==> design/flow/design.v <==
`timescale 1ps/1ps
module LASER (
	input CLK,
	input RST,
	input [3:0] X,
	input [3:0] Y,
	output reg [3:0] C1X,
	output reg [3:0] C1Y,
	output reg [3:0] C2X,
	output reg [3:0] C2Y,
	output DONE
);
parameter State_Data_Read									= 0,
					State_Calculate_Cover 					= 1,
					State_Next_Circle 							= 2,
					State_Refresh_Max_Cover_Circle	= 3,
					State_Data_Out 									= 4;
reg [2:0] State;
reg [3:0] DATA [39:0][1:0];  
reg [3:0] CNT_X,CNT_Y;
reg [5:0] CNT;
reg [2:0] STEP_CNT;
reg [6:0] ITER;  
reg [8:0] Calculate_REG;
reg [3:0] Distance1,Distance2,Distance3,Distance4;
reg S;
wire [3:0] Set_Circle [1:0];
reg [5:0] Max_Cover,Cover;
reg [3:0] Max_Cover_X,Max_Cover_Y;
reg inC1,inC2;
reg [7:0] sqrd1,sqrd2,sqrd3,sqrd4;
assign Set_Circle[0] = S ? C1X:C2X;
assign Set_Circle[1] = S ? C1Y:C2Y;
assign DONE = State== State_Data_Out ? 1'b1:1'b0;
always@(posedge CLK or posedge RST)begin
	if(RST)begin
		State <= State_Data_Read;	
		S<=0;
		{CNT_Y,CNT_X} <= 0;
		CNT <= 0;
		STEP_CNT <= 0;
		ITER <= 0;
		{Cover,Max_Cover} <= 0;
		{C1X,C1Y,C2X,C2Y} <= 0;
		{Max_Cover_Y,Max_Cover_X} <= 0; 
	end
	else begin
		case(State)
			State_Data_Read								:begin
				if(CNT>=39) begin
					State <= State_Calculate_Cover;
					CNT <= 0;
				end
				else CNT <= CNT+1;
				DATA[CNT][0] <= X;
				DATA[CNT][1] <= Y;
			end
			State_Calculate_Cover 				:begin  
				if(CNT>=39)begin
					State <= State_Next_Circle;
					CNT <= 0;
				end
				else begin
					CNT <= CNT+1;
				end
				if(inC1||inC2)begin
					Cover <= Cover+1;
				end
			end
			State_Next_Circle 						:begin  
				if(Cover>=Max_Cover)begin
					Max_Cover <= Cover;
					Max_Cover_Y <= CNT_Y;
					Max_Cover_X <= CNT_X;
				end
				if(Cover<=3)begin
					if(CNT_Y==15 && (CNT_X+10)>15)begin
						State <= State_Refresh_Max_Cover_Circle;
						CNT_Y <= 0;
						CNT_X <= 0;
					end
					else if((CNT_X+10)>15)begin
						CNT_Y <= CNT_Y+1;
						CNT_X <= 0;
						State <= State_Calculate_Cover;
					end
					else begin
						CNT_X <= CNT_X+10;
						State <= State_Calculate_Cover;
					end
				end
				else if(Cover<=10)begin
					if(CNT_Y==15 && (CNT_X+7)>15)begin
						State <= State_Refresh_Max_Cover_Circle;
						CNT_Y <= 0;
						CNT_X <= 0;
					end
					else if((CNT_X+7)>15)begin
						CNT_Y <= CNT_Y+1;
						CNT_X <= 0;
						State <= State_Calculate_Cover;
					end
					else begin
						CNT_X <= CNT_X+7;
						State <= State_Calculate_Cover;
					end
				end
				else if(Cover<=20)begin
					if(CNT_Y==15 && (CNT_X+3)>15)begin
						State <= State_Refresh_Max_Cover_Circle;
						CNT_Y <= 0;
						CNT_X <= 0;
					end
					else if((CNT_X+3)>15)begin
						CNT_Y <= CNT_Y+1;
						CNT_X <= 0;
						State <= State_Calculate_Cover;
					end
					else begin
						CNT_X <= CNT_X+3;
						State <= State_Calculate_Cover;
					end
				end
				else begin
					{CNT_Y,CNT_X}<= &{CNT_Y,CNT_X} ? 0:{CNT_Y,CNT_X}+1 ;
					State <= &{CNT_Y,CNT_X} ? State_Refresh_Max_Cover_Circle : State_Calculate_Cover;
				end
				Cover<=0;
			end
			State_Refresh_Max_Cover_Circle 	:begin 
				if(  (S&&{Max_Cover_Y,Max_Cover_X}=={C2Y,C2X}) ||
				 			(~S&&{Max_Cover_Y,Max_Cover_X}=={C1Y,C1X}) || (&ITER) ) State <= State_Data_Out;
				else begin 
					if(S) {C2Y,C2X} <= {Max_Cover_Y,Max_Cover_X};
					else {C1Y,C1X} <= {Max_Cover_Y,Max_Cover_X};
					State <= State_Calculate_Cover ; 
				end
				{CNT_Y,CNT_X} <= 0;
				CNT <= 0;
				STEP_CNT <= 0;
				ITER <= ITER+1;
				Cover<=0;
				S <= ~S;
			end
			State_Data_Out 								:begin 
				State <= State_Data_Read;	
				{CNT_Y,CNT_X} <= 0;
				S <= 0;
				CNT <= 0;
				STEP_CNT <= 0;
				ITER <= 0;
				{Cover,Max_Cover} <= 0;
				{C1X,C1Y,C2X,C2Y} <= 0;
				{Max_Cover_Y,Max_Cover_X} <= 0; 
			end
		endcase
	end
end
always@(*)begin
	if(State==State_Calculate_Cover)begin
		Distance1 = (CNT_X>DATA[CNT][0]) ? (CNT_X-DATA[CNT][0]):(DATA[CNT][0]-CNT_X);
		Distance2 = (CNT_Y>DATA[CNT][1]) ? (CNT_Y-DATA[CNT][1]):(DATA[CNT][1]-CNT_Y);	
		sqrd1 = Distance1*Distance1;
		sqrd2 = Distance2*Distance2;
		if( (sqrd1+sqrd2)<=16) inC1 = 1;
		else inC1 = 0;
		Distance3 = (Set_Circle[0]>DATA[CNT][0]) ? (Set_Circle[0]-DATA[CNT][0]):(DATA[CNT][0]-Set_Circle[0]);
		Distance4 = (Set_Circle[1]>DATA[CNT][1]) ? (Set_Circle[1]-DATA[CNT][1]):(DATA[CNT][1]-Set_Circle[1]);
		sqrd4 = Distance3*Distance3;
    sqrd3 = Distance4*Distance4;
		if( (sqrd3+sqrd4)<=16) inC2 = 1;
		else inC2 = 0;
	end
	else {Distance1,Distance2,inC1,inC2} = 0;
end
endmodule
==> design/flow/run.sh <==
#!/bin/bash
# the make line also repeats each setting of config.mk as NAME=value (left out here)
make -C /OpenROAD-flow-scripts/flow DESIGN_CONFIG=/design/flow/config.mk WORK_HOME=/design/flow/orfs CLKGATE_MAP_FILE= finish
==> design/flow/config.mk <==
export PLATFORM = sky130hd
export DESIGN_NAME = LASER
export DESIGN_NICKNAME = LASER
export VERILOG_FILES = /design/flow/design.v
export SDC_FILE = /design/flow/constraint.sdc
export NUM_CORES = 4
export LEC_CHECK = 0
export CAP_MARGIN = 20
export CORE_MARGIN = 2
export CORE_UTILIZATION = 66
export CTS_CLUSTER_SIZE = 35
export PLACE_DENSITY_LB_ADDON = 0.0
export SLEW_MARGIN = 20
==> design/flow/constraint.sdc <==
create_clock -name core_clock -period 7.62 [get_ports {CLK}]
set_input_delay 1.5240 -clock core_clock [delete_from_list [all_inputs] [get_ports {CLK}]]
set_output_delay 1.5240 -clock core_clock [all_outputs]
set_load 0.01 [all_outputs]
==> reports/results.tsv, run 1 <==
metric	value	unit
Synthesized Nets	1828	
synth cell count leaders	320 x edfxtp_1, 160 x mux2_2, 142 x nand2_1	
Yosys chip area	20500	um^2
Fin. Hold Viols	0	
CP startpoint	CNT[3]	
YS warnings	2	
Largest type area fraction	0.468	
Synth-to-Final Area Change	22.6	%
largest net degree at the start of global routing	81	
yosys cell count	1703	
fraction of registers with async set/reset	0.164	
RSZ-0062 raised after global routing	yes	
crit path to	Cover[3]	
R2R Path End	Cover[3]	
die area	32500	um^2
Final min period	8.27	ns
top cells by area	edfxtp_1 47%, mux2_2 8.8%, dfrtp_1 7.6%	
antenna viol nets, final	0	
clock edge transition at the registers on the reported setup and hold paths	0.06	ns
Final Util	0.822	
pwr dens	167	nW/um^2
io pins	27	
Basic Gates by Area	0.116	
critical path class	reg2reg	
status	complete, but fails checks	
Post-synth seq share	0.545	
filler cell count	1748	
Via density	6.61	
top cell type by total area after synthesis	edfxtp_1	
Die Span Y	180	um
clk root buf	clkbuf_16	
Mapped Cells	1703	
first-pass GRT wire length	92400	um
period utilization	1.09	
Fmax	0.121	GHz
switching power	0.886	mW
htree depth	2	
Main synth FF type	edfxtp_1	
Starting Density	0.671	
OpenROAD warning count	51	
most frequent CP cell	fa_1	
Power Total	4.20	mW
Levels on crit path	36	
count of library flops with an enable pin	320	
hold-fix buffers at CTS	0	
Compound Share, Synth	0.101	
HPWL after DPL	41700	um
SO Viols	setup timing	
total CTS buffers	40	
Critical Path RT	8.03	ns
R2R setup slack	-0.65	ns
Worst Skew	0.0175	ns
number of clock sinks	383	
HP Class	reg2reg	
CP peak stage delay	0.51	ns
dominant kind of combinational cell	simple AND/OR/NAND/NOR gates	
Reg power frac	0.541	
Crit path max-delay family	adder cells	
P_leak	10.0	nW
Synth Register Bits	383	
Clk. pwr	1.82	mW
DRC violation count after routing	0	
CTS tree	yes	
chip width	180	um
mapped cell area	20500	um^2
mean routed wirelength per cell	25.5	um
Seq. pwr	2.27	mW
critical path arrival	8.69	ns
logic gate share of total power	0.025	
Max Slew Vio Count	0	
Clock power frac	0.434	
Top Consumer	registers	
CP Max Fanout	8	
Relative slew margins	0.213	
Critical R2R Launch	CNT[3]	
Hold Crit Start	Max_Cover[3]	
# rows	64	
Power Internal	3.31	mW
count of cell types in the netlist	60	
Placer Congestion	0.988	
mux share of post-synthesis cell area	0.101	
met2 WL	28800	um
1st-pass router iterations	7	
Worst VDD drop	216	uV
Worst Reg-to-Reg Cells	36	
Starting DRT DRC Count	2053	
gr ovfl total	0	
top-count cell post-synth	edfxtp_1	
WHS Endpoint	Max_Cover[3]	
met3 routed WL	6600	um
fin nets	2076	
vias	15700	
core area	30600	um^2
vias in the first global route	15600	
latest clock arrival within the worst-skew pair	0.54	ns
setup violators final	6	
cell count of the worst hold path	2	
XOR Share, Synth	0.0166	
GRT Util Overall	0.372	
mean post-synth cell area	12.0	um^2
post-route setup slack	-0.654	ns
slowest cell on the critical path	fa_1	
Sw Share	0.211	
Met1 Wirelength	22000	um
antenna cells	0	
max layer used	met4	
crit path capture type	flop	
clock buffer depth	3	
Worst Path Buf+Inv	9	
crit start category	flop	
actual slew at the worst max-slew pin	1.17	ns
adder share	0.0811	
initial antenna violation count	0	
reported max-cap violation count	0	
I/O Buffers	26	
Total Routed Length	60600	um
combinational power	0.106	mW
[area by class of cell]
cell class | count | area, um^2 | share of cell area
clock inverter | 25 | 170 | 0.00677
tap | 396 | 495 | 0.0197
multi-input combinational | 1110 | 9110 | 0.362
clock buffer | 48 | 1030 | 0.0410
sequential | 383 | 11200 | 0.445
timing repair buffer | 321 | 2780 | 0.111
inverter | 95 | 362 | 0.0144
[stage by stage]
stage | instances | TNS (ns) | hold slack [ns] | worst slack [ns] | cell area, um^2
floorplan | 1703 | -4.59 | 0.472 | -0.786 | 20700
global placement | 2277 | -4.44 | 0.502 | -0.749 | 23300
detailed placement | 2277 | -5.28 | 0.521 | -0.898 | 23300
CTS | 2373 | -2.92 | 0.536 | -0.493 | 25000
global route | 2378 | -5.54 | 0.553 | -0.945 | 25100
finish | 2378 | -3.81 | 0.528 | -0.654 | 25100
[per-layer routing]
layer,up-vias,track usage
met3,198,0.0653
li1,6887,-
met4,0,0.166
met1,7581,0.491
met2,1055,0.609
met5,-,0
[repair_timing]
item | 4_1_cts | 5_1_grt
setup buffers | 22 | 5
pin swaps | 36 | 10
gates cloned | 2 | 0
gates resized | 73 | 13
setup endpoints to repair | 6 | 6
==> run 2: changes to the inputs <==
ABC_AREA = 0   (was not set)
CAP_MARGIN = 5   (was 20)
CELL_PAD_IN_SITES_DETAIL_PLACEMENT = 0   (was not set)
CORE_UTILIZATION = 72   (was 66)
CTS_CLUSTER_SIZE = 40   (was 35)
MAX_ROUTING_LAYER = met5   (was not set)
SETUP_SLACK_MARGIN = 0.78   (was not set)
SLEW_MARGIN = 40   (was 20)
clock period = 7.7 ns   (was 7.62 ns; I/O delays follow)
==> reports/results.tsv, run 2 <==
metric	value	unit
Mapped Cells	1703	
hold-fix buffers at CTS	0	
top-count cell post-synth	edfxtp_1	
top cells by area	edfxtp_1 47%, mux2_2 8.8%, dfrtp_1 7.6%	
Yosys chip area	20500	um^2
htree depth	2	
number of clock sinks	383	
mapped cell area	20500	um^2
count of cell types in the netlist	60	
chip width	173	um
dominant kind of combinational cell	simple AND/OR/NAND/NOR gates	
dpl cell area	23000	um^2
Post-synth seq share	0.545	
mean post-synth cell area	12.0	um^2
Synth Register Bits	383	
I/O Buffers	26	
Compound Share, Synth	0.101	
halt point of the flow	global routing	
error message	[ERROR DPL-0033] detailed placement checks failed during check placement.	
YS warnings	2	
XOR Share, Synth	0.0166	
count of library flops with an enable pin	320	
fraction of registers with async set/reset	0.164	
Die Span Y	173	um
core area	27900	um^2
Placer Congestion	0.996	
clock buffer depth	3	
Main synth FF type	edfxtp_1	
status	stopped before the end	
# rows	61	
Largest type area fraction	0.468	
die area	29900	um^2
Synthesized Nets	1828	
mux share of post-synthesis cell area	0.101	
Post-Place Setup Slack	-1.07	ns
HPWL after DPL	42100	um
clk root buf	clkbuf_16	
total CTS buffers	39	
Starting Density	0.734	
Basic Gates by Area	0.116	
top cell type by total area after synthesis	edfxtp_1	
io pins	27	
adder share	0.0811	
synth cell count leaders	320 x edfxtp_1, 160 x mux2_2, 142 x nand2_1	
yosys cell count	1703	
run 2: metrics by stage:
stage	util	power, mW	std cells
2_1_floorplan	-	2.35	1703
4_1_cts	0.885	4.17	2324
3_3_place_gp	0.821	2.39	2226
3_5_place_dp	0.822	2.39	2226
run 2: timing repair:
item / CTS
resized: 74
pin swaps: 34
setup buffers: 29
endpoints found under the setup margin: 6
==> run 3: changes to the inputs <==
ABC_AREA = not set   (was 0)
CAP_MARGIN = 20   (was 5)
CELL_PAD_IN_SITES_DETAIL_PLACEMENT = not set   (was 0)
CORE_UTILIZATION = 40   (was 72)
CTS_CLUSTER_SIZE = not set   (was 40)
MAX_ROUTING_LAYER = not set   (was met5)
PLACE_DENSITY_LB_ADDON = not set   (was 0.0)
SETUP_SLACK_MARGIN = not set   (was 0.78)
SLEW_MARGIN = 20   (was 40)
clock period = 5.1 ns   (was 7.7 ns; I/O delays follow)
==> reports/results.tsv, run 3 <==
metric	value	unit
status	complete, but fails checks	
SO Viols	setup timing	
Crit path max-delay family	adder cells	
yosys cell count	1703	
CTS tree	yes	
XOR Share, Synth	0.0166	
GRT Util Overall	0.246	
Worst Skew	0.0209	ns
slowest cell on the critical path	fa_2	
YS warnings	2	
Clock power frac	0.472	
WHS Endpoint	Max_Cover[0]	
RSZ-0062 raised after global routing	yes	
CP peak stage delay	0.52	ns
latest clock arrival within the worst-skew pair	0.60	ns
core area	50400	um^2
Power Internal	5.30	mW
Largest type area fraction	0.468	
mapped cell area	20500	um^2
Basic Gates by Area	0.116	
die area	53100	um^2
I/O Buffers	26	
Fmax	0.121	GHz
Total Routed Length	65000	um
combinational power	0.163	mW
Max Slew Vio Count	0	
Placer Congestion	0.933	
fin nets	2115	
Seq. pwr	3.39	mW
Worst Path Buf+Inv	11	
Top Consumer	registers	
cell count of the worst hold path	1	
Gate Area	9170	um^2
R2R setup slack	-3.18	ns
Main synth FF type	edfxtp_1	
# rows	82	
post-route setup slack	-3.18	ns
setup violators final	6	
Reg power frac	0.504	
mux share of post-synthesis cell area	0.101	
first-pass GRT wire length	97700	um
vias	15400	
Starting Density	0.407	
period utilization	1.62	
Die Span Y	230	um
antenna viol nets, final	0	
gr ovfl total	0	
filler cell count	4300	
number of clock sinks	383	
Mapped Cells	1703	
Synthesized Nets	1828	
1st-pass router iterations	6	
Worst VDD drop	200	uV
Clk. pwr	3.17	mW
Synth-to-Final Area Change	26.3	%
HP Class	reg2reg	
pwr dens	260	nW/um^2
hold-fix buffers at CTS	0	
top-count cell post-synth	edfxtp_1	
clock buffer depth	3	
mean post-synth cell area	12.0	um^2
CP Max Fanout	5	
total CTS buffers	43	
P_leak	10.2	nW
Starting DRT DRC Count	1572	
mean routed wirelength per cell	24.1	um
met2 Use GR	0.397	
Synth Register Bits	383	
io pins	27	
HPWL after DPL	46200	um
CP startpoint	CNT[3]	
largest net degree at the start of global routing	50	
Levels on crit path	37	
count of library flops with an enable pin	320	
chip width	230	um
synth cell count leaders	320 x edfxtp_1, 160 x mux2_2, 142 x nand2_1	
Yosys chip area	20500	um^2
register area	11200	um^2
fraction of registers with async set/reset	0.164	
crit start category	flop	
actual slew at the worst max-slew pin	1.11	ns
GR Layer Usage met1	0.319	
htree depth	2	
Hold Crit Start	Max_Cover[0]	
Final min period	8.28	ns
Critical R2R Launch	CNT[3]	
most used routing layer	met2	
WHS	0.515	ns
DRC violation count after routing	0	
most frequent CP cell	fa_1	
Compound Share, Synth	0.101	
logic gate share of total power	0.024	
top cells by area	edfxtp_1 47%, mux2_2 8.8%, dfrtp_1 7.6%	
R2R Path End	Cover[4]	
clk root buf	clkbuf_16	
switching power	1.43	mW
Critical Path RT	5.57	ns
antenna cells	0	
dominant kind of combinational cell	simple AND/OR/NAND/NOR gates	
Relative slew margins	0.253	
Via density	5.72	
met3 usage	0.0598	
Sw Share	0.213	
Worst Reg-to-Reg Cells	37	
post-route setup TNS	-19.07	ns
top cell type by total area after synthesis	edfxtp_1	
Fin. Hold Viols	0	
crit path capture type	flop	
OpenROAD warning count	51	
adder share	0.0811	
critical path arrival	8.76	ns
vias in the first global route	15500	
count of cell types in the netlist	60	
Post-synth seq share	0.545	
initial antenna violation count	1	
clock edge transition at the registers on the reported setup and hold paths	0.06	ns
critical path class	reg2reg	
reported max-cap violation count	0	
crit path to	Cover[4]	
run 3: final cells by class:
type                            count  area share
Clock buffer                       56      0.0458
Timing Repair Buffer              357       0.113
Inverter                           95      0.0140
Sequential cell                   383       0.432
Tap cell                          672      0.0325
Clock inverter                     19     0.00903
Multi-Input combinational cell   1110       0.354
run 3: metrics by stage:
stage / cells / instance area, um^2 / total power, mW / setup WS (ns) / utilization
after floorplan: 1703 / 20700 / 3.55 / -3.31 / -
after CTS: 2688 / 25800 / 6.76 / -3.11 / 0.512
after detailed placement: 2588 / 23800 / 3.62 / -3.53 / 0.472
after global placement: 2588 / 23800 / 3.62 / -3.43 / 0.472
final: 2692 / 25900 / 6.73 / -3.18 / 0.514
after global routing: 2692 / 25900 / 6.90 / -3.44 / 0.514
run 3: metal layers:
| metal | wire length [um] | vias up |
|---|---|---|
| li1 | - | 6948 |
| met1 | 26300 | 7680 |
| met2 | 30800 | 620 |
| met3 | 5100 | 145 |
| met4 | 2730 | 2 |
| met5 | 10 | - |
run 3: timing repair:
action / 4_1_cts / 5_1_grt
gates resized: 69 / 23
buffers inserted: 24 / 6
gates cloned: 3 / 0
pin swaps: 27 / 13
endpoints found under the setup margin: 6 / 6
==> run 4: changes to the inputs <==
ABC_AREA = 0   (was not set)
CELL_PAD_IN_SITES_DETAIL_PLACEMENT = 0   (was not set)
CORE_UTILIZATION = 72   (was 40)
CTS_CLUSTER_SIZE = 40   (was not set)
MAX_ROUTING_LAYER = met5   (was not set)
PLACE_DENSITY_LB_ADDON = 0.0   (was not set)
SETUP_SLACK_MARGIN = 2.55   (was not set)
clock period = 8.75 ns   (was 5.1 ns; I/O delays follow)
==> reports/results.tsv, run 4 <==
metric	value	unit
status	complete, no violations	
Starting Density	0.734	
post-route setup TNS	0	ns
P_leak	9.42	nW
register area	11200	um^2
actual slew at the worst max-slew pin	1.19	ns
R2R Path End	Cover[2]	
non-filler instance count after layout	2219	
gr ovfl total	0	
mapped cell area	20500	um^2
crit start category	flop	
filler cell count	1217	
Post-synth seq share	0.545	
die area	29900	um^2
Max Slew Vio Count	0	
chip width	173	um
Worst Skew	0.0242	ns
initial antenna violation count	1	
total CTS buffers	40	
Largest type area fraction	0.468	
slowest cell on the critical path	fa_2	
Relative slew margins	0.204	
clock buffer depth	3	
Clock power frac	0.447	
vias in the first global route	16200	
HP Class	reg2reg	
fraction of registers with async set/reset	0.164	
mux share of post-synthesis cell area	0.101	
XOR Share, Synth	0.0166	
Crit path max-delay family	adder cells	
Main synth FF type	edfxtp_1	
dpl cell area	21800	um^2
Basic Gates by Area	0.116	
logic gate share of total power	0.025	
YS warnings	2	
yosys cell count	1703	
Via density	7.30	
I/O Buffers	26	
CP peak stage delay	0.54	ns
Fmax	0.117	GHz
Die Span Y	173	um
core area	27900	um^2
setup violators final	0	
reported max-cap violation count	0	
clk root buf	clkbuf_16	
Synth-to-Final Area Change	19.1	%
Synth Register Bits	383	
mean routed wirelength per cell	29.3	um
Sw Share	0.220	
Placer Congestion	1.01	
critical path arrival	8.95	ns
RSZ-0062 raised after global routing	yes	
Hold Crit Start	Max_Cover[5]	
DRC violation count after routing	0	
largest net degree at the start of global routing	81	
OpenROAD warning count	51	
dominant kind of combinational cell	simple AND/OR/NAND/NOR gates	
fin nets	1936	
fin area	24400	um^2
Top Consumer	registers	
vias	16200	
GRT Util Overall	0.424	
top cell type by total area after synthesis	edfxtp_1	
clock edge transition at the registers on the reported setup and hold paths	0.08	ns
Mapped Cells	1703	
Starting DRT DRC Count	3001	
io pins	27	
Power Internal	2.92	mW
top cells by area	edfxtp_1 47%, mux2_2 8.8%, dfrtp_1 7.6%	
most frequent CP cell	fa_1	
Levels on crit path	33	
cell count of the worst hold path	2	
crit path to	Cover[2]	
period utilization	0.975	
critical path class	reg2reg	
htree depth	2	
Final min period	8.53	ns
antenna viol nets, final	0	
placed cell count	2083	
count of cell types in the netlist	60	
Compound Share, Synth	0.101	
top-count cell post-synth	edfxtp_1	
Total Routed Length	64900	um
WHS Endpoint	Max_Cover[5]	
HPWL after DPL	38900	um
CP Max Fanout	14	
# rows	61	
Seq. pwr	1.98	mW
count of library flops with an enable pin	320	
Worst VDD drop	270	uV
Fin. Hold Viols	0	
CTS tree	yes	
Final Util	0.874	
switching power	0.823	mW
crit path capture type	flop	
Yosys chip area	20500	um^2
mean post-synth cell area	12.0	um^2
adder share	0.0811	
number of clock sinks	383	
Synthesized Nets	1828	
hold-fix buffers at CTS	0	
Critical R2R Launch	CNT[4]	
Gate Area	9410	um^2
1st-pass router iterations	10	
Worst Path Buf+Inv	8	
Worst Reg-to-Reg Cells	33	
CP startpoint	CNT[4]	
latest clock arrival within the worst-skew pair	0.55	ns
pwr dens	153	nW/um^2
R2R setup slack	0.22	ns
Reg power frac	0.528	
synth cell count leaders	320 x edfxtp_1, 160 x mux2_2, 142 x nand2_1	
combinational power	0.0953	mW
first-pass GRT wire length	95900	um
Critical Path RT	9.17	ns
Clk. pwr	1.67	mW
## run 4: cell type report
cell class	instances	area share
clock inverter	23	0.00779
sequential	383	0.458
antenna	1	0.000102
clock buffer	48	0.0426
inverter	95	0.0149
tap	378	0.0194
timing repair buffer	180	0.0716
multi-input combinational	1111	0.385
## run 4: per-stage QoR
stage	power (mW)	hold slack, ns	setup slack (ns)
final	3.74	0.533	0.220
after global routing	3.79	0.560	0.0556
after CTS	3.71	0.535	0.590
after detailed placement	2.10	0.520	0.0930
after global placement	2.10	0.499	0.277
after floorplan	2.07	0.472	0.344
## run 4: repair_timing
item | 4_1_cts | 5_1_grt
setup buffers | 39 | 19
pin swaps | 45 | 41
endpoints found under the setup margin | 6 | 6
gates resized | 79 | 74
gates cloned | 5 | 1
## run 4: per-layer routing
| layer | routed length, um | global-route usage |
|---|---|---|
| met3 | 8770 | 0.116 |
| met2 | 30000 | 0.670 |
| met4 | 5070 | 0.272 |
| met5 | 92 | 0 |
| met1 | 20900 | 0.519 |
==> run 5: changes to the inputs <==
ABC_AREA = 1   (was 0)
CELL_PAD_IN_SITES_DETAIL_PLACEMENT = not set   (was 0)
CORE_UTILIZATION = 68   (was 72)
CTS_CLUSTER_DIAMETER = 57   (was not set)
CTS_CLUSTER_SIZE = 37   (was 40)
HOLD_SLACK_MARGIN = 0.24   (was not set)
MAX_ROUTING_LAYER = not set   (was met5)
PLACE_DENSITY_LB_ADDON = not set   (was 0.0)
SETUP_SLACK_MARGIN = -0.57   (was 2.55)
clock period = 5.94 ns   (was 8.75 ns; I/O delays follow)
==> reports/results.tsv, run 5 <==
metric	value	unit
fin nets	2937	
Crit path max-delay family	adder cells	
cell count of the worst hold path	2	
vias in the first global route	19300	
Worst Skew	0.0407	ns
GRT Util Overall	0.404	
top cells by area	edfxtp_1 44%, nand2_1 13%, dfrtp_1 7.2%	
P_leak	12.1	nW
status	complete, but fails checks	
Total Routed Length	70200	um
Post-synth seq share	0.518	
filler cell count	1652	
combinational power	0.133	mW
antenna cells	0	
switching power	1.23	mW
register area	11200	um^2
Sw Share	0.231	
initial antenna violation count	0	
top-count cell post-synth	nand2_1	
dpl cell area	24400	um^2
XOR Share, Synth	0.0126	
core area	31400	um^2
WHS Endpoint	Max_Cover[3]	
fin area	27200	um^2
Synthesized Nets	2644	
crit start category	flop	
Placer Congestion	1.00	
R2R Path End	Cover[0]	
die area	33200	um^2
I/O Buffers	26	
Starting DRT DRC Count	2519	
count of cell types in the netlist	42	
Reg power frac	0.548	
largest net degree at the start of global routing	81	
Worst Path Buf+Inv	9	
yosys cell count	2519	
htree depth	1	
WHS	0.505	ns
Worst VDD drop	306	uV
adder share	0.0770	
Post-Place Setup Slack	-1.51	ns
first-pass GRT wire length	103000	um
logic gate share of total power	0.025	
antenna viol nets, final	0	
vias	20100	
fraction of registers with async set/reset	0.164	
total CTS buffers	29	
reported max-cap violation count	0	
setup violators final	6	
Top Consumer	registers	
period utilization	1.23	
Critical R2R Launch	CNT[3]	
Via density	6.22	
Synth-to-Final Area Change	25.7	%
actual slew at the worst max-slew pin	1.06	ns
clk root buf	clkbuf_16	
dominant kind of combinational cell	simple AND/OR/NAND/NOR gates	
OpenROAD warning count	53	
Clk. pwr	2.27	mW
Largest type area fraction	0.445	
SO Viols	setup timing	
Levels on crit path	40	
Power Internal	4.08	mW
clock buffer depth	3	
crit path to	Cover[0]	
CP startpoint	CNT[3]	
Synth Register Bits	383	
Worst Reg-to-Reg Cells	40	
Main synth FF type	edfxtp_1	
Max Slew Vio Count	0	
HP Class	reg2reg	
Gate Area	10300	um^2
Final min period	7.32	ns
1st-pass router iterations	8	
post-route setup slack	-1.38	ns
io pins	27	
synth cell count leaders	742 x nand2_1, 320 x edfxtp_1, 314 x nor2_1	
R2R setup slack	-1.38	ns
RSZ-0062 raised after global routing	yes	
# rows	65	
Relative slew margins	0.290	
slowest cell on the critical path	fa_1	
Yosys chip area	21600	um^2
CP peak stage delay	0.54	ns
mapped cell area	21600	um^2
Final Util	0.866	
gr ovfl total	0	
count of library flops with an enable pin	320	
DRC violation count after routing	0	
Power Total	5.31	mW
clock edge transition at the registers on the reported setup and hold paths	0.08	ns
mean post-synth cell area	8.58	um^2
chip width	182	um
Clock power frac	0.427	
top cell type by total area after synthesis	edfxtp_1	
number of clock sinks	383	
latest clock arrival within the worst-skew pair	0.62	ns
HPWL after DPL	45500	um
YS warnings	2	
Compound Share, Synth	0.0735	
Fin. Hold Viols	0	
Basic Gates by Area	0.255	
mux share of post-synthesis cell area	0	
Seq. pwr	2.91	mW
crit path capture type	flop	
Fmax	0.137	GHz
mean routed wirelength per cell	21.7	um
CP Max Fanout	8	
critical path class	reg2reg	
Hold Crit Start	Max_Cover[3]	
critical path arrival	7.79	ns
CTS tree	yes	
pwr dens	195	nW/um^2
Starting Density	0.689	
Critical Path RT	6.41	ns
Die Span Y	182	um
Mapped Cells	2519	
most frequent CP cell	inv_1	
run 5: routing by layer:
metal,share of wire,GRT usage,vias to the layer above,wire length (um)
met2,0.48,0.683,1407,33800
met5,0,0,-,0
met3,0.10,0.0665,340,7360
met4,0.068,0.233,0,4780
li1,-,-,8920,-
met1,0.35,0.496,9474,24300
run 5: what timing repair did:
item | 4_1_cts | 5_1_grt
gates cloned | 2 | 2
hold buffers | 0 | 0
setup buffers | 37 | 25
pin swaps | 48 | 72
gates resized | 150 | 159
endpoints found under the setup margin | 6 | 6
run 5: area by class of cell:
type / count / share of cell area
clock inverter: 25 / 0.0140
multi-input combinational: 1788 / 0.377
sequential: 383 / 0.412
clock buffer: 29 / 0.0267
tap: 402 / 0.0185
inverter: 234 / 0.0331
timing repair buffer: 376 / 0.118
run 5: through the flow:
| stage | std cells | setup TNS [ns] |
|---|---|---|
| after floorplan | 2519 | -4.00 |
| after global placement | 3126 | -7.60 |
| after detailed placement | 3126 | -8.94 |
| after CTS | 3214 | -6.61 |
| after global routing | 3237 | -10.23 |
| final | 3237 | -8.21 |
==> run 6: changes to the inputs <==
CAP_MARGIN = 30   (was 20)
CORE_UTILIZATION = 40   (was 68)
CTS_CLUSTER_DIAMETER = not set   (was 57)
CTS_CLUSTER_SIZE = not set   (was 37)
HOLD_SLACK_MARGIN = not set   (was 0.24)
SETUP_SLACK_MARGIN = not set   (was -0.57)
clock period = 6.84 ns   (was 5.94 ns; I/O delays follow)
==> reports/results.tsv, run 6 <==
metric	value	unit
status	complete, but fails checks	
SO Viols	setup timing	
HPWL after DPL	46600	um
fin area	27200	um^2
WHS Endpoint	Max_Cover[1]	
largest net degree at the start of global routing	81	
period utilization	1.05	
number of clock sinks	383	
cell count of the worst hold path	2	
Starting DRT DRC Count	1610	
switching power	1.09	mW
DRC violation count after routing	0	
XOR Share, Synth	0.0126	
fraction of registers with async set/reset	0.164	
post-route setup slack	-0.355	ns
Critical R2R Launch	CNT[4]	
htree depth	2	
Hold Crit Start	Max_Cover[1]	
Synth Register Bits	383	
Total Routed Length	66400	um
Mapped Cells	2519	
Compound Share, Synth	0.0735	
actual slew at the worst max-slew pin	1.03	ns
Crit path max-delay family	adder cells	
core area	53600	um^2
synth cell count leaders	742 x nand2_1, 320 x edfxtp_1, 314 x nor2_1	
clk root buf	clkbuf_16	
Seq. pwr	2.53	mW
top-count cell post-synth	nand2_1	
latest clock arrival within the worst-skew pair	0.59	ns
Final min period	7.19	ns
crit start category	flop	
Worst Skew	0.0260	ns
combinational power	0.121	mW
HP Class	reg2reg	
Relative slew margins	0.311	
logic gate share of total power	0.025	
1st-pass router iterations	6	
clock buffer depth	3	
OpenROAD warning count	50	
Worst VDD drop	211	uV
Via density	5.22	
CP startpoint	CNT[4]	
antenna cells	0	
Main synth FF type	edfxtp_1	
critical path arrival	7.67	ns
slowest cell on the critical path	fa_1	
setup violators final	6	
dominant kind of combinational cell	simple AND/OR/NAND/NOR gates	
clock edge transition at the registers on the reported setup and hold paths	0.06	ns
Starting Density	0.403	
adder share	0.0770	
Power Total	4.90	mW
dpl cell area	24500	um^2
Fmax	0.139	GHz
Clk. pwr	2.25	mW
Synthesized Nets	2644	
crit path capture type	flop	
Yosys chip area	21600	um^2
Synth-to-Final Area Change	25.8	%
die area	55900	um^2
Levels on crit path	43	
Basic Gates by Area	0.255	
Worst Reg-to-Reg Cells	43	
P_leak	12.0	nW
pwr dens	180	nW/um^2
vias	18500	
most frequent CP cell	fa_1	
Max Slew Vio Count	0	
YS warnings	2	
Clock power frac	0.459	
Placer Congestion	0.958	
RSZ-0062 raised after global routing	yes	
total CTS buffers	44	
vias in the first global route	18100	
mapped cell area	21600	um^2
Sw Share	0.223	
top cell type by total area after synthesis	edfxtp_1	
top cells by area	edfxtp_1 44%, nand2_1 13%, dfrtp_1 7.2%	
Largest type area fraction	0.445	
Fin. Hold Viols	0	
CTS tree	yes	
first-pass GRT wire length	103000	um
initial antenna violation count	1	
Top Consumer	registers	
R2R setup slack	-0.35	ns
Worst Path Buf+Inv	12	
mean routed wirelength per cell	18.8	um
Critical Path RT	7.32	ns
reported max-cap violation count	0	
R2R Path End	Cover[3]	
Post-synth seq share	0.518	
mean post-synth cell area	8.58	um^2
chip width	236	um
# rows	85	
CP Max Fanout	10	
Reg power frac	0.517	
non-filler instance count after layout	3541	
I/O Buffers	26	
antenna viol nets, final	0	
crit path to	Cover[3]	
critical path class	reg2reg	
placed cell count	3399	
count of library flops with an enable pin	320	
count of cell types in the netlist	42	
fin nets	2935	
gr ovfl total	0	
yosys cell count	2519	
CP peak stage delay	0.54	ns
mux share of post-synthesis cell area	0	
Die Span Y	236	um
GRT Util Overall	0.236	
hold-fix buffers at CTS	0	
Power Internal	3.80	mW
io pins	27	
[run 6: area by class of cell]
cell class	instances	area, um^2
Multi-Input combinational cell	1788	9860
Timing Repair Buffer	359	3000
Clock buffer	55	1180
Tap cell	696	871
Sequential cell	383	11200
Clock inverter	26	198
Inverter	234	891
Fill cell	5038	26400
[run 6: through the flow]
step / utilization / TNS, ns / hold slack (ns) / setup slack [ns]
after detailed placement: 0.457 / -4.85 / 0.489 / -0.822
final: 0.507 / -1.97 / 0.500 / -0.355
after floorplan: - / 0 / 0.467 / 0.0626
after global placement: 0.455 / -4.35 / 0.485 / -0.757
after global routing: 0.507 / -4.19 / 0.536 / -0.718
after CTS: 0.497 / -2.61 / 0.502 / -0.442
[run 6: layer usage]
| metal | up-vias | track usage | wire length [um] |
|---|---|---|---|
| li1 | 8915 | - | - |
| met1 | 8819 | 0.306 | 27800 |
| met2 | 591 | 0.402 | 32000 |
| met3 | 142 | 0.0324 | 4090 |
| met4 | 0 | 0.0903 | 2480 |
| met5 | - | 0 | 0 |
[run 6: what timing repair did]
item	in CTS	in global routing
endpoints found under the setup margin	6	6
gates resized	146	80
hold endpoints to repair	0	0
pin swaps	53	65
setup buffers	42	13
cloned	1	0
==> run 7: changes to the inputs <==
ABC_AREA = not set   (was 1)
CAP_MARGIN = 40   (was 30)
CELL_PAD_IN_SITES_DETAIL_PLACEMENT = 0   (was not set)
CELL_PAD_IN_SITES_GLOBAL_PLACEMENT = 2   (was not set)
CORE_MARGIN = 7   (was 2)
CTS_CLUSTER_DIAMETER = 374   (was not set)
GPL_ROUTABILITY_DRIVEN = 1   (was not set)
GPL_TIMING_DRIVEN = 0   (was not set)
HOLD_SLACK_MARGIN = -0.09   (was not set)
MIN_ROUTING_LAYER = met1   (was not set)
PLACE_DENSITY_LB_ADDON = 0.15   (was not set)
SETUP_SLACK_MARGIN = 0.72   (was not set)
SLEW_MARGIN = 5   (was 20)
TNS_END_PERCENT = 55   (was not set)
clock period = 9.0 ns   (was 6.84 ns; I/O delays follow)
==> reports/results.tsv, run 7 <==
metric	value	unit
Reg power frac	0.495	
Fin. Hold Viols	0	
Power Internal	3.03	mW
Synth-to-Final Area Change	23.7	%
HPWL after DPL	52800	um
count of cell types in the netlist	60	
Top Consumer	registers	
antenna cells	0	
Mapped Cells	1703	
Sw Share	0.219	
GRT Util Overall	0.249	
io pins	27	
setup violators final	0	
Post-Place Setup Slack	-1.24	ns
Worst VDD drop	118	uV
most frequent CP cell	fa_1	
CP Max Fanout	5	
Critical R2R Launch	CNT[3]	
Largest type area fraction	0.468	
placed cell count	2442	
switching power	0.852	mW
mapped cell area	20500	um^2
fin area	25400	um^2
die area	57800	um^2
actual slew at the worst max-slew pin	0.896	ns
mean routed wirelength per cell	28.0	um
filler cell count	4461	
status	complete, no violations	
HP Class	reg2reg	
slowest cell on the critical path	fa_1	
total CTS buffers	45	
first-pass GRT wire length	106000	um
CP peak stage delay	0.52	ns
dominant kind of combinational cell	simple AND/OR/NAND/NOR gates	
Clock power frac	0.480	
Placer Congestion	0.909	
pwr dens	153	nW/um^2
critical path arrival	9.36	ns
Compound Share, Synth	0.101	
mean post-synth cell area	12.0	um^2
Max Slew Vio Count	0	
logic gate share of total power	0.025	
Total Routed Length	72900	um
R2R Path End	Cover[3]	
RSZ-0062 raised after global routing	yes	
mux share of post-synthesis cell area	0.101	
XOR Share, Synth	0.0166	
period utilization	0.987	
number of clock sinks	383	
fraction of registers with async set/reset	0.164	
clock buffer depth	3	
Clk. pwr	1.86	mW
Worst Reg-to-Reg Cells	37	
top cell type by total area after synthesis	edfxtp_1	
crit start category	flop	
yosys cell count	1703	
latest clock arrival within the worst-skew pair	0.60	ns
gr ovfl total	0	
Die Span Y	240	um
Levels on crit path	37	
WHS Endpoint	Max_Cover[0]	
top cells by area	edfxtp_1 47%, mux2_2 8.8%, dfrtp_1 7.6%	
synth cell count leaders	320 x edfxtp_1, 160 x mux2_2, 142 x nand2_1	
Post-synth seq share	0.545	
DRC violation count after routing	0	
crit path to	Cover[3]	
Crit path max-delay family	adder cells	
Relative slew margins	0.398	
Starting DRT DRC Count	1660	
largest net degree at the start of global routing	45	
Seq. pwr	1.92	mW
non-filler instance count after layout	2603	
R2R setup slack	0.12	ns
Fmax	0.113	GHz
Starting Density	0.407	
Via density	5.90	
critical path class	reg2reg	
count of library flops with an enable pin	320	
Critical Path RT	9.48	ns
crit path capture type	flop	
YS warnings	2	
vias in the first global route	15300	
Final min period	8.88	ns
clk root buf	clkbuf_16	
Main synth FF type	edfxtp_1	
vias	15400	
top-count cell post-synth	edfxtp_1	
adder share	0.0811	
fin nets	2021	
CP startpoint	CNT[3]	
Worst Skew	0.0196	ns
post-route setup slack	0.115	ns
cell count of the worst hold path	1	
WHS	0.522	ns
CTS tree	yes	
core area	50400	um^2
initial antenna violation count	0	
Hold Crit Start	Max_Cover[0]	
combinational power	0.0971	mW
chip width	240	um
I/O Buffers	22	
Yosys chip area	20500	um^2
OpenROAD warning count	51	
Basic Gates by Area	0.116	
Synth Register Bits	383	
post-route setup TNS	0	ns
reported max-cap violation count	0	
dpl cell area	22200	um^2
# rows	82	
P_leak	9.73	nW
1st-pass router iterations	5	
antenna viol nets, final	0	
Synthesized Nets	1828	
Worst Path Buf+Inv	11	
htree depth	2	
clock edge transition at the registers on the reported setup and hold paths	0.06	ns
-- run 7: cell type report --
class / count / area, um^2 / area share
Timing Repair Buffer: 146 / 1320 / 0.0521
Inverter: 95 / 369 / 0.0145
Multi-Input combinational cell: 1110 / 9440 / 0.372
Clock buffer: 54 / 1160 / 0.0457
Buffer: 115 / 742 / 0.0292
Sequential cell: 383 / 11200 / 0.441
Tap cell: 672 / 841 / 0.0331
Clock inverter: 28 / 317 / 0.0125
-- run 7: through the flow --
| stage | power, mW | util |
|---|---|---|
| 3_3_place_gp | 2.05 | 0.432 |
| 3_5_place_dp | 2.06 | 0.441 |
| 2_1_floorplan | 2.01 | - |
| 6_report | 3.88 | 0.504 |
| 4_1_cts | 3.90 | 0.496 |
| 5_1_grt | 3.97 | 0.504 |
-- run 7: metal layers --
metal,vias up,track usage,wire [um]
met5,-,0,0
li1,6764,-,-
met3,202,0.0399,5340
met1,7681,0.316,28700
met2,714,0.418,34900
met4,0,0.114,3910
-- run 7: what timing repair did --
action	in CTS	in global routing
endpoints found under the setup margin	6	6
pin swaps	52	49
buffers inserted	63	15
gates resized	199	61
hold buffers	0	0
gates cloned	1	0
==> run 8: changes to the inputs <==
CAP_MARGIN = 20   (was 40)
CELL_PAD_IN_SITES_DETAIL_PLACEMENT = not set   (was 0)
CELL_PAD_IN_SITES_GLOBAL_PLACEMENT = not set   (was 2)
CORE_MARGIN = 2   (was 7)
CORE_UTILIZATION = 66   (was 40)
CTS_CLUSTER_DIAMETER = not set   (was 374)
GPL_ROUTABILITY_DRIVEN = not set   (was 1)
GPL_TIMING_DRIVEN = not set   (was 0)
HOLD_SLACK_MARGIN = not set   (was -0.09)
MIN_ROUTING_LAYER = not set   (was met1)
PLACE_DENSITY_LB_ADDON = not set   (was 0.15)
SETUP_SLACK_MARGIN = 1.41   (was 0.72)
SLEW_MARGIN = 20   (was 5)
TNS_END_PERCENT = not set   (was 55)
clock period = 5.2 ns   (was 9.0 ns; I/O delays follow)
==> reports/results.tsv, run 8 <==
metric	value	unit
status	complete, but fails checks	
SO Viols	setup timing	
1st-pass router iterations	6	
Fmax	0.119	GHz
top cell type by total area after synthesis	edfxtp_1	
OpenROAD warning count	54	
mapped cell area	20500	um^2
Starting Density	0.671	
Main synth FF type	edfxtp_1	
vias	16100	
HPWL after DPL	42900	um
count of cell types in the netlist	60	
dominant kind of combinational cell	simple AND/OR/NAND/NOR gates	
switching power	1.32	mW
crit path to	Cover[4]	
top-count cell post-synth	edfxtp_1	
count of library flops with an enable pin	320	
register area	11200	um^2
vias in the first global route	16000	
Seq. pwr	3.33	mW
Die Span Y	180	um
Largest type area fraction	0.468	
clock buffer depth	3	
clock edge transition at the registers on the reported setup and hold paths	0.06	ns
Post-synth seq share	0.545	
Hold Crit Start	Max_Cover[4]	
R2R setup slack	-3.22	ns
io pins	27	
P_leak	10.1	nW
mean routed wirelength per cell	25.5	um
actual slew at the worst max-slew pin	1.13	ns
R2R Path End	Cover[4]	
Synth Register Bits	383	
Critical Path RT	5.61	ns
hold-fix buffers at CTS	0	
adder share	0.0811	
Sw Share	0.210	
chip width	180	um
Reg power frac	0.529	
Worst Path Buf+Inv	8	
total CTS buffers	40	
crit path capture type	flop	
Placer Congestion	1.01	
mux share of post-synthesis cell area	0.101	
period utilization	1.62	
core area	30600	um^2
placed cell count	2320	
cell count of the worst hold path	2	
crit start category	flop	
mean post-synth cell area	12.0	um^2
Worst Reg-to-Reg Cells	34	
first-pass GRT wire length	94500	um
Clk. pwr	2.80	mW
gr ovfl total	0	
# rows	64	
antenna viol nets, final	0	
Starting DRT DRC Count	2222	
CTS tree	yes	
htree depth	2	
fraction of registers with async set/reset	0.164	
post-route setup slack	-3.22	ns
largest net degree at the start of global routing	73	
Yosys chip area	20500	um^2
XOR Share, Synth	0.0166	
Gate Area	9030	um^2
critical path class	reg2reg	
Basic Gates by Area	0.116	
number of clock sinks	383	
I/O Buffers	26	
post-route setup TNS	-19.18	ns
WHS Endpoint	Max_Cover[4]	
Worst Skew	0.0339	ns
Final min period	8.42	ns
most frequent CP cell	fa_1	
Compound Share, Synth	0.101	
Worst VDD drop	338	uV
CP startpoint	CNT[0]	
yosys cell count	1703	
Total Routed Length	61500	um
setup violators final	6	
CP peak stage delay	0.52	ns
top cells by area	edfxtp_1 47%, mux2_2 8.8%, dfrtp_1 7.6%	
pwr dens	249	nW/um^2
slowest cell on the critical path	fa_2	
Top Consumer	registers	
non-filler instance count after layout	2412	
clk root buf	clkbuf_16	
Fin. Hold Viols	0	
Max Slew Vio Count	0	
Levels on crit path	34	
WHS	0.527	ns
reported max-cap violation count	0	
Critical R2R Launch	CNT[0]	
Synthesized Nets	1828	
Via density	6.66	
combinational power	0.157	mW
die area	32500	um^2
GRT Util Overall	0.381	
DRC violation count after routing	0	
HP Class	reg2reg	
Synth-to-Final Area Change	22.8	%
Clock power frac	0.446	
initial antenna violation count	4	
RSZ-0062 raised after global routing	yes	
filler cell count	1803	
latest clock arrival within the worst-skew pair	0.55	ns
Power Internal	4.96	mW
YS warnings	2	
fin nets	2109	
CP Max Fanout	5	
critical path arrival	8.83	ns
Relative slew margins	0.249	
Crit path max-delay family	adder cells	
logic gate share of total power	0.025	
Mapped Cells	1703	
synth cell count leaders	320 x edfxtp_1, 160 x mux2_2, 142 x nand2_1	
[run 8: timing repair]
action,CTS,global route
buffers inserted,11,7
endpoints found under the setup margin,6,6
resized,31,27
pin swaps,16,18
[run 8: final cells by class]
cell class                 count  area share
antenna                        2    0.000199
clock buffer                  46      0.0410
clock inverter                26     0.00894
inverter                      95      0.0144
multi-input combinational   1110       0.358
sequential                   383       0.444
tap                          396      0.0197
timing repair buffer         354       0.113
[run 8: metal layers]
layer	share of wire	GRT usage
met5	0.00026	0
met3	0.11	0.0879
met1	0.36	0.491
met2	0.47	0.611
met4	0.058	0.190
[run 8: stage by stage]
step / util / setup WS [ns] / instance area (um^2) / power [mW]
2_1_floorplan: - / -3.21 / 20700 / 3.48
3_3_place_gp: 0.769 / -3.46 / 23500 / 3.54
3_5_place_dp: 0.769 / -3.69 / 23500 / 3.54
4_1_cts: 0.818 / -3.09 / 25000 / 6.28
5_1_grt: 0.823 / -3.39 / 25200 / 6.40
6_report: 0.824 / -3.22 / 25200 / 6.28
==> run 9: changes to the inputs <==
ABC_AREA = 1   (was not set)
CELL_PAD_IN_SITES_DETAIL_PLACEMENT = 0   (was not set)
CORE_UTILIZATION = 72   (was 66)
CTS_CLUSTER_SIZE = 40   (was not set)
MAX_ROUTING_LAYER = met5   (was not set)
PLACE_DENSITY_LB_ADDON = 0.07   (was not set)
SETUP_SLACK_MARGIN = not set   (was 1.41)
TNS_END_PERCENT = 75   (was not set)
clock period = 19.7 ns   (was 5.2 ns; I/O delays follow)
==> reports/results.tsv, run 9 <==
metric	value	unit
Reg power frac	0.530	
CP startpoint	CNT[3]	
Compound Share, Synth	0.0735	
Starting DRT DRC Count	2402	
hold-fix buffers at CTS	0	
antenna viol nets, final	0	
CP Max Fanout	58	
slowest cell on the critical path	ha_1	
1st-pass router iterations	7	
mux share of post-synthesis cell area	0	
Fin. Hold Viols	0	
status	complete, no violations	
total CTS buffers	40	
R2R Path End	Cover[5]	
Max Slew Vio Count	0	
critical path class	reg2reg	
OpenROAD warning count	48	
Via density	6.19	
actual slew at the worst max-slew pin	1.06	ns
placed cell count	2833	
YS warnings	2	
combinational power	0.0385	mW
HPWL after DPL	40800	um
GRT Util Overall	0.383	
Basic Gates by Area	0.255	
WHS	0.508	ns
synth cell count leaders	742 x nand2_1, 320 x edfxtp_1, 314 x nor2_1	
Starting Density	0.729	
crit path to	Cover[5]	
Crit path max-delay family	adder cells	
WHS Endpoint	Max_Cover[1]	
io pins	27	
Fmax	0.109	GHz
mean post-synth cell area	8.58	um^2
Resized cells post-CTS	0	
yosys cell count	2519	
adder share	0.0770	
Mapped Cells	2519	
antenna cells	0	
Total Routed Length	59400	um
Worst Path Buf+Inv	8	
largest net degree at the start of global routing	81	
count of library flops with an enable pin	320	
top-count cell post-synth	nand2_1	
Levels on crit path	37	
clock buffer depth	3	
reported max-cap violation count	0	
post-route setup TNS	0	ns
clk root buf	clkbuf_16	
number of clock sinks	383	
cell count of the worst hold path	2	
Worst Skew	0.0213	ns
most frequent CP cell	fa_1	
Final min period	9.20	ns
Die Span Y	177	um
R2R setup slack	10.50	ns
Post-CTS Repair Setup Buffers	0	
fraction of registers with async set/reset	0.164	
I/O Buffers	26	
gr ovfl total	0	
Worst Reg-to-Reg Cells	37	
Critical R2R Launch	CNT[3]	
logic gate share of total power	0.023	
Yosys chip area	21600	um^2
die area	31400	um^2
Sw Share	0.213	
XOR Share, Synth	0.0126	
CTS tree	yes	
Power Internal	1.30	mW
Top Consumer	registers	
# rows	63	
setup violators final	0	
non-filler instance count after layout	2903	
Clock power frac	0.447	
Main synth FF type	edfxtp_1	
Critical Path RT	20.16	ns
CP peak stage delay	0.68	ns
Synth Register Bits	383	
latest clock arrival within the worst-skew pair	0.56	ns
clock edge transition at the registers on the reported setup and hold paths	0.07	ns
RSZ-0062 raised after global routing	no	
DRC violation count after routing	0	
Post-synth seq share	0.518	
top cell type by total area after synthesis	edfxtp_1	
vias in the first global route	17300	
P_leak	10.1	nW
top cells by area	edfxtp_1 44%, nand2_1 13%, dfrtp_1 7.2%	
Relative slew margins	0.295	
core area	29600	um^2
Synthesized Nets	2644	
dominant kind of combinational cell	simple AND/OR/NAND/NOR gates	
vias	18000	
initial antenna violation count	0	
Worst VDD drop	71.3	uV
critical path arrival	9.66	ns
switching power	0.353	mW
mean routed wirelength per cell	20.5	um
Synth-to-Final Area Change	7.39	%
Hold Crit Start	Max_Cover[1]	
Clk. pwr	0.740	mW
HP Class	reg2reg	
period utilization	0.467	
pwr dens	71.4	nW/um^2
fin nets	2611	
count of cell types in the netlist	42	
Largest type area fraction	0.445	
mapped cell area	21600	um^2
chip width	177	um
htree depth	2	
crit start category	flop	
crit path capture type	flop	
first-pass GRT wire length	92100	um
Seq. pwr	0.878	mW
Placer Congestion	0.959	
[run 9: cell type report]
class | count | area [um^2]
Clock buffer | 48 | 1030
Clock inverter | 21 | 228
Fill cell | 2056 | 6430
Inverter | 234 | 878
Multi-Input combinational cell | 1787 | 9060
Sequential cell | 383 | 11200
Tap cell | 390 | 488
Timing Repair Buffer | 40 | 343
[run 9: layer usage]
layer | part of all wire | vias up | track usage
li1 | - | 8239 | -
met5 | 0 | - | 0
met3 | 0.12 | 230 | 0.0720
met2 | 0.47 | 1166 | 0.632
met1 | 0.36 | 8332 | 0.494
met4 | 0.051 | 0 | 0.177
[run 9: through the flow]
| stage | worst slack, ns | power, mW | instance area, um^2 | util |
|---|---|---|---|---|
| 2_1_floorplan | 12.58 | 0.915 | 21600 | - |
| 4_1_cts | 10.61 | 1.65 | 23200 | 0.783 |
| 3_5_place_dp | 10.60 | 0.933 | 21900 | 0.740 |
| 3_3_place_gp | 11.00 | 0.931 | 21900 | 0.740 |
| 6_report | 10.50 | 1.66 | 23200 | 0.783 |
| 5_1_grt | 9.87 | 1.69 | 23200 | 0.783 |
==> run 10: changes to the inputs <==
ABC_AREA = 0   (was 1)
CELL_PAD_IN_SITES_DETAIL_PLACEMENT = not set   (was 0)
CORE_UTILIZATION = 49   (was 72)
CTS_CLUSTER_DIAMETER = 81   (was not set)
CTS_CLUSTER_SIZE = not set   (was 40)
GPL_ROUTABILITY_DRIVEN = 1   (was not set)
MAX_ROUTING_LAYER = not set   (was met5)
PLACE_DENSITY_LB_ADDON = not set   (was 0.07)
SETUP_SLACK_MARGIN = 3.47   (was not set)
TNS_END_PERCENT = not set   (was 75)
clock period = 15.0 ns   (was 19.7 ns; I/O delays follow)
==> reports/results.tsv, run 10 <==
metric	value	unit
fin nets	1832	
gr ovfl total	0	
vias	14200	
Worst VDD drop	88.5	uV
setup violators final	0	
adder share	0.0811	
Compound Share, Synth	0.101	
R2R Path End	Cover[2]	
Placer Congestion	0.958	
clock edge transition at the registers on the reported setup and hold paths	0.06	ns
status	complete, no violations	
Die Span Y	209	um
mean post-synth cell area	12.0	um^2
# rows	74	
most frequent CP cell	fa_1	
YS warnings	2	
XOR Share, Synth	0.0166	
mean routed wirelength per cell	26.1	um
Worst Skew	0.0266	ns
hold-fix buffers at CTS	0	
Relative slew margins	0.198	
initial antenna violation count	1	
logic gate share of total power	0.025	
P_leak	8.51	nW
HP Class	reg2reg	
chip width	209	um
Yosys chip area	20500	um^2
io pins	27	
count of cell types in the netlist	60	
yosys cell count	1703	
Synth-to-Final Area Change	11.0	%
WHS	0.511	ns
Post-synth seq share	0.545	
Crit path max-delay family	adder cells	
Seq. pwr	1.15	mW
Top Consumer	registers	
critical path arrival	11.03	ns
synth cell count leaders	320 x edfxtp_1, 160 x mux2_2, 142 x nand2_1	
Mapped Cells	1703	
total CTS buffers	42	
dpl cell area	21500	um^2
count of library flops with an enable pin	320	
clock buffer depth	3	
dominant kind of combinational cell	simple AND/OR/NAND/NOR gates	
register area	11200	um^2
antenna cells	0	
Worst Reg-to-Reg Cells	32	
Fin. Hold Viols	0	
vias in the first global route	13700	
reported max-cap violation count	0	
Clk. pwr	0.978	mW
combinational power	0.0540	mW
Starting DRT DRC Count	1566	
first-pass GRT wire length	88900	um
Power Internal	1.72	mW
CP peak stage delay	0.84	ns
crit path capture type	flop	
period utilization	0.705	
Resized cells post-CTS	0	
critical path class	reg2reg	
crit path to	Cover[2]	
fin area	22800	um^2
slowest cell on the critical path	dfrtp_1	
Critical R2R Launch	CNT[3]	
Main synth FF type	edfxtp_1	
DRC violation count after routing	0	
Reg power frac	0.528	
Basic Gates by Area	0.116	
cell count of the worst hold path	1	
post-route setup slack	4.43	ns
largest net degree at the start of global routing	81	
CP startpoint	CNT[3]	
antenna viol nets, final	0	
Gate Area	8680	um^2
top cell type by total area after synthesis	edfxtp_1	
OpenROAD warning count	48	
filler cell count	3484	
Total Routed Length	59200	um
Fmax	0.0946	GHz
Power Total	2.19	mW
WHS Endpoint	CNT[4]	
Post-Place Setup Slack	4.41	ns
Post-CTS Repair Setup Buffers	0	
post-route setup TNS	0	ns
clk root buf	clkbuf_16	
non-filler instance count after layout	2266	
fraction of registers with async set/reset	0.164	
R2R setup slack	4.43	ns
die area	43500	um^2
latest clock arrival within the worst-skew pair	0.58	ns
switching power	0.467	mW
Final min period	10.57	ns
1st-pass router iterations	7	
htree depth	2	
HPWL after DPL	39100	um
RSZ-0062 raised after global routing	no	
mapped cell area	20500	um^2
mux share of post-synthesis cell area	0.101	
top-count cell post-synth	edfxtp_1	
crit start category	flop	
pwr dens	96.0	nW/um^2
Largest type area fraction	0.468	
GRT Util Overall	0.273	
Clock power frac	0.447	
Sw Share	0.214	
Hold Crit Start	CNT[4]	
I/O Buffers	26	
Levels on crit path	32	
Worst Path Buf+Inv	5	
Synth Register Bits	383	
CP Max Fanout	46	
number of clock sinks	383	
CTS tree	yes	
Starting Density	0.499	
core area	41100	um^2
Critical Path RT	15.46	ns
actual slew at the worst max-slew pin	1.19	ns
Synthesized Nets	1828	
placed cell count	2194	
Via density	6.28	
Max Slew Vio Count	0	
top cells by area	edfxtp_1 47%, mux2_2 8.8%, dfrtp_1 7.6%	
Final Util	0.554	
==> run 10: cell type report <==
cell class / count / share of cell area
Multi-Input combinational cell: 1110 / 0.381
Inverter: 95 / 0.0158
Clock inverter: 15 / 0.00610
Clock buffer: 56 / 0.0494
Sequential cell: 383 / 0.491
Timing Repair Buffer: 75 / 0.0269
Tap cell: 532 / 0.0292
==> run 10: per-layer routing <==
metal | global-route usage | routed length [um] | part of all wire
met3 | 0.0526 | 4760 | 0.080
met4 | 0.0956 | 2100 | 0.035
met2 | 0.447 | 28200 | 0.48
met5 | 0 | 9 | 0.00015
met1 | 0.365 | 24100 | 0.41
==> run 11: changes to the inputs <==
CELL_PAD_IN_SITES_DETAIL_PLACEMENT = 2   (was not set)
CORE_ASPECT_RATIO = 0.91   (was not set)
CORE_UTILIZATION = 52   (was 49)
CTS_CLUSTER_DIAMETER = 175   (was 81)
CTS_CLUSTER_SIZE = 56   (was not set)
GPL_ROUTABILITY_DRIVEN = 0   (was 1)
GPL_TIMING_DRIVEN = 0   (was not set)
MAX_ROUTING_LAYER = met5   (was not set)
PLACE_DENSITY_LB_ADDON = 0.18   (was not set)
SETUP_SLACK_MARGIN = 2.59   (was 3.47)
clock period = 12.1 ns   (was 15.0 ns; I/O delays follow)
==> reports/results.tsv, run 11 <==
metric	value	unit
YS warnings	2	
Post-synth seq share	0.545	
total CTS buffers	10	
chip width	212	um
clock buffer depth	3	
Starting Density	0.527	
top cells by area	edfxtp_1 47%, mux2_2 8.8%, dfrtp_1 7.6%	
I/O Buffers	22	
Yosys chip area	20500	um^2
Mapped Cells	1703	
adder share	0.0811	
Die Span Y	193	um
placed cell count	2267	
io pins	27	
number of clock sinks	383	
mean post-synth cell area	12.0	um^2
clk root buf	clkbuf_16	
Synthesized Nets	1828	
htree depth	1	
count of library flops with an enable pin	320	
halt point of the flow	global routing	
HPWL after DPL	67500	um
Synth Register Bits	383	
XOR Share, Synth	0.0166	
fraction of registers with async set/reset	0.164	
Compound Share, Synth	0.101	
top-count cell post-synth	edfxtp_1	
synth cell count leaders	320 x edfxtp_1, 160 x mux2_2, 142 x nand2_1	
mux share of post-synthesis cell area	0.101	
core area	38900	um^2
mapped cell area	20500	um^2
top cell type by total area after synthesis	edfxtp_1	
dominant kind of combinational cell	simple AND/OR/NAND/NOR gates	
Basic Gates by Area	0.116	
die area	41100	um^2
hold-fix buffers at CTS	0	
# rows	69	
Main synth FF type	edfxtp_1	
yosys cell count	1703	
Largest type area fraction	0.468	
status	stopped before the end	
count of cell types in the netlist	60	
[run 11: stage by stage]
step / instance area [um^2] / worst slack (ns)
after CTS: 23000 / 2.59
after global placement: 21400 / 0.0640
after floorplan: 20500 / 3.08
after detailed placement: 21600 / -0.143
[run 11: repair_timing]
item	in CTS
setup buffers	37
pin swaps	33
endpoints found under the hold margin	0
cloned	0
resized	202
setup endpoints to repair	6
==> run 12: changes to the inputs <==
CELL_PAD_IN_SITES_DETAIL_PLACEMENT = 0   (was 2)
CORE_ASPECT_RATIO = not set   (was 0.91)
CORE_UTILIZATION = 72   (was 52)
CTS_CLUSTER_DIAMETER = not set   (was 175)
CTS_CLUSTER_SIZE = 40   (was 56)
GPL_ROUTABILITY_DRIVEN = not set   (was 0)
GPL_TIMING_DRIVEN = not set   (was 0)
HOLD_SLACK_MARGIN = 0.29   (was not set)
PLACE_DENSITY_LB_ADDON = 0.0   (was 0.18)
SETUP_SLACK_MARGIN = -0.31   (was 2.59)
clock period = 7.17 ns   (was 12.1 ns; I/O delays follow)
==> reports/results.tsv, run 12 <==
metric	value	unit
status	complete, but fails checks	
SO Viols	setup timing	
Fin. Hold Viols	0	
Worst VDD drop	295	uV
crit start category	flop	
Clk. pwr	2.12	mW
WHS Endpoint	Max_Cover[4]	
slowest cell on the critical path	fa_1	
Worst Reg-to-Reg Cells	35	
top cell type by total area after synthesis	edfxtp_1	
R2R Path End	Cover[3]	
Sw Share	0.222	
CP Max Fanout	21	
clock buffer depth	3	
Mapped Cells	1703	
Power Total	4.66	mW
Total Routed Length	71800	um
mean post-synth cell area	12.0	um^2
die area	29900	um^2
vias	17300	
HPWL after DPL	42000	um
critical path arrival	9.01	ns
YS warnings	2	
yosys cell count	1703	
Main synth FF type	edfxtp_1	
Worst Skew	0.0370	ns
clock edge transition at the registers on the reported setup and hold paths	0.06	ns
actual slew at the worst max-slew pin	1.23	ns
vias in the first global route	17200	
Critical Path RT	7.59	ns
logic gate share of total power	0.027	
RSZ-0062 raised after global routing	yes	
mux share of post-synthesis cell area	0.101	
most frequent CP cell	buf_4	
CP peak stage delay	0.55	ns
pwr dens	186	nW/um^2
Starting DRT DRC Count	3348	
Placer Congestion	0.995	
Via density	7.39	
Levels on crit path	35	
total CTS buffers	40	
DRC violation count after routing	0	
Reg power frac	0.518	
Worst Path Buf+Inv	9	
crit path to	Cover[3]	
number of clock sinks	383	
Starting Density	0.734	
CTS tree	yes	
crit path capture type	flop	
combinational power	0.125	mW
R2R setup slack	-1.42	ns
Fmax	0.116	GHz
Hold Crit Start	Max_Cover[4]	
Final min period	8.59	ns
GRT Util Overall	0.464	
largest net degree at the start of global routing	81	
I/O Buffers	26	
WHS	0.538	ns
# rows	61	
Yosys chip area	20500	um^2
Crit path max-delay family	adder cells	
core area	27900	um^2
Final Util	0.897	
Critical R2R Launch	CNT[3]	
post-route setup slack	-1.42	ns
period utilization	1.20	
switching power	1.03	mW
io pins	27	
Clock power frac	0.455	
Max Slew Vio Count	0	
Die Span Y	173	um
initial antenna violation count	3	
fin nets	2059	
adder share	0.0811	
Largest type area fraction	0.468	
mapped cell area	20500	um^2
Synthesized Nets	1828	
Synth Register Bits	383	
1st-pass router iterations	8	
OpenROAD warning count	51	
Relative slew margins	0.172	
XOR Share, Synth	0.0166	
count of cell types in the netlist	60	
fraction of registers with async set/reset	0.164	
mean routed wirelength per cell	30.7	um
synth cell count leaders	320 x edfxtp_1, 160 x mux2_2, 142 x nand2_1	
latest clock arrival within the worst-skew pair	0.57	ns
cell count of the worst hold path	2	
top cells by area	edfxtp_1 47%, mux2_2 8.8%, dfrtp_1 7.6%	
first-pass GRT wire length	105000	um
Basic Gates by Area	0.116	
CP startpoint	CNT[3]	
critical path class	reg2reg	
setup violators final	6	
count of library flops with an enable pin	320	
htree depth	2	
Top Consumer	registers	
antenna viol nets, final	0	
Seq. pwr	2.41	mW
HP Class	reg2reg	
Synth-to-Final Area Change	22.2	%
clk root buf	clkbuf_16	
Post-synth seq share	0.545	
chip width	173	um
reported max-cap violation count	0	
gr ovfl total	0	
P_leak	9.86	nW
Compound Share, Synth	0.101	
Power Internal	3.62	mW
top-count cell post-synth	edfxtp_1	
dominant kind of combinational cell	simple AND/OR/NAND/NOR gates	
==> run 12: through the flow <==
step | TNS [ns] | area (um^2) | setup WS, ns | std cells
after floorplan | -7.29 | 20700 | -1.24 | 1703
after global placement | -7.42 | 22900 | -1.24 | 2228
after detailed placement | -9.27 | 22900 | -1.56 | 2228
after CTS | -6.56 | 24800 | -1.11 | 2328
after global routing | -9.76 | 25100 | -1.64 | 2338
final | -8.43 | 25100 | -1.42 | 2339
==> run 12: routing by layer <==
layer,GRT usage,up-vias,wire (um)
li1,-,6818,-
met1,0.547,8068,21700
met2,0.743,1768,32100
met3,0.136,621,10500
met4,0.316,4,7440
met5,0.00160,-,57
==> run 12: what timing repair did <==
action,4_1_cts,5_1_grt
buffers inserted,32,12
gates cloned,1,0
resized,58,52
setup endpoints to repair,6,6
pin swaps,39,46
hold buffers,0,0
==> run 12: layout make-up <==
| class | instances | area [um^2] |
|---|---|---|
| Inverter | 95 | 362 |
| Fill cell | 1101 | 2870 |
| Clock inverter | 13 | 158 |
| Multi-Input combinational cell | 1110 | 9240 |
| Timing Repair Buffer | 304 | 2530 |
| Sequential cell | 383 | 11200 |
| Clock buffer | 55 | 1120 |
| Tap cell | 378 | 473 |
| Antenna cell | 1 | 2.50 |
No activity file was given, so power comes from the tool's default toggle rates.
